Setup of P:
## Test1
module Test1
    #(   
    parameter W_IN        = 16,
    parameter W_IN_MODULE = 26,
    parameter BWIDTH      = 18,
    parameter FILTERWIDTH = 13,
    parameter AWIDTH      = 30,
    parameter DWIDTH      = 27,
    parameter DFWIDTH     = 18,
    parameter RWIDTH      = 8,
    parameter RFWIDTH     = 6,
    parameter DSPWIDTH    = 48,
    parameter MULTWIDTH   = DWIDTH + W_IN ,
    parameter RZEROS      = DFWIDTH - RFWIDTH,
    parameter W_OUT       = 16
) (
    input  wire clk,
    input  wire rst,
    input  wire [W_IN -1:0  	] s_chans_dataI,
    input  wire [W_IN -1:0  	] s_chans_dataQ,
    input  wire              	  s_chans_valid,
    input  wire [FILTERWIDTH-1:0] Filter_Coefficient,
    input  wire [FILTERWIDTH-1:0] Error_Coefficient,
    input  wire [RWIDTH-1:0     ] R_level,
    output wire              	  Valid_Out,
    output wire [W_IN_MODULE-1:0] OutputI,
    output wire [W_IN_MODULE-1:0] OutputQ
);
wire        [W_IN_MODULE:0] Module_Out;  
wire signed [DSPWIDTH-1:0 ] EMA_Out ;    
wire signed [DWIDTH+6:0   ] EMA_Out_Shift;  
wire signed [DWIDTH-1:0   ] EMA_Out_Round;  
wire        [DWIDTH-1:0   ] R_with_zeros;
wire signed [DSPWIDTH-1:0 ] Error_Out ;
wire signed [DWIDTH+6:0   ] Error_Out_Shift;  
wire signed [DWIDTH-1:0   ] Error_Out_Round;  
  ...
export LEC_CHECK = 0
export CAP_MARGIN = 40
export CORE_MARGIN = 2
export CORE_UTILIZATION = 72
export CTS_CLUSTER_DIAMETER = 100
export CTS_CLUSTER_SIZE = 13
export GPL_ROUTABILITY_DRIVEN = 1
export MAX_ROUTING_LAYER = met5
export MIN_ROUTING_LAYER = met1
export PLACE_DENSITY_LB_ADDON = 0.28
export SLEW_MARGIN = 20
export TNS_END_PERCENT = 100
create_clock -name core_clock -period 7.54 [get_ports {clk}]
run.sh (not shown) runs the stock make flow with config.mk's settings and CLKGATE_MAP_FILE=.
The final report for P shows a completed flow and a layout that fails verification, specifically negative setup slack.
What Q does differently from P at the input level:
- CTS_CLUSTER_SIZE: 13 -> 26
- CORE_UTILIZATION: 72 -> 18
- ABC_AREA: unset -> 1
- PLACE_DENSITY_LB_ADDON: 0.28 -> 0.06
- CORE_MARGIN: 2 -> 3
- MIN_ROUTING_LAYER: met1 -> met2
==> comparison <==
Q ran to completion and came out clean on the timing, design-rule and antenna checks.
| number of nets in the finished design | lower: P |
Delta (Q minus P): share of the cycle needed by the critical path after routing shrank by 11 points; post-synthesis cell type count shrank by 11; sequential cell power shrank by about 2%; synthesized cell count grew by 33%.
Diff P..Q | post-route DRC violation count | unchanged
The routed wire length number comes out lower for P vs Q.
Inputs modified between Q and R:
- a deleted CTS_CLUSTER_DIAMETER that had been 100
- a change of CAP_MARGIN from 40 to 20
- a change of CORE_UTILIZATION from 18 to 47
- a change of CORE_MARGIN from 3 to 2
- a deleted MAX_ROUTING_LAYER that had been met5
- a deleted ABC_AREA that had been 1
- a deleted MIN_ROUTING_LAYER that had been met2
- a deleted TNS_END_PERCENT that had been 100
- a deleted PLACE_DENSITY_LB_ADDON that had been 0.06
- a deleted GPL_ROUTABILITY_DRIVEN that had been 1
- a deleted CTS_CLUSTER_SIZE that had been 26
- a change of the clock period (ns, I/O delays scaled along) from 7.54 to 9.42
### Flow results
Q ended up with met3 as its highest-utilization routing layer at the global route stage; R ended up with met2.
The final reports for R and Q show worst hold slack higher in the former.
In the reports for Q and R, the smaller proportion of cell area spent on the clock network belongs to Q.
Looking at area growth from synthesis to layout, R sits 20 points lower than Q does.
[inputs] S vs R
- a change of CORE_UTILIZATION from 47 to 72
- an added PLACE_DENSITY of 0.64
- an added SETUP_SLACK_MARGIN of -0.14
- a change of the clock period (ns, I/O delays scaled along) from 9.42 to 7.37
### Flow results
Delta (S minus R): global-route total usage across every layer has increased, power has increased, first-pass GRT wire length has increased. Depth of the worst register-to-register path in S is about 5.4% lower than in R. [S vs R] critical path depth in cells: lower in S. S: flow complete, layout not clean; failing: negative setup slack.
Edits applied to the flow inputs when going from S to T:
- a deleted PLACE_DENSITY that had been 0.64
- a change of CORE_UTILIZATION from 72 to 40
- a deleted SETUP_SLACK_MARGIN that had been -0.14
- a change of the clock period (ns, I/O delays scaled along) from 7.37 to 9.42
Number of synthesized register bits came out exactly the same in S and T. Sort S and T by first-pass GRT wire length asc -> top: T. [T vs S] relative contribution of sequential cells to total power: higher in T. Core utilization of the finished layout: T vs S down 40 points. T was carried through to the last stage, and its layout satisfied the timing, design-rule and antenna checks.
No activity file was given, so power comes from the tool's default toggle rates.
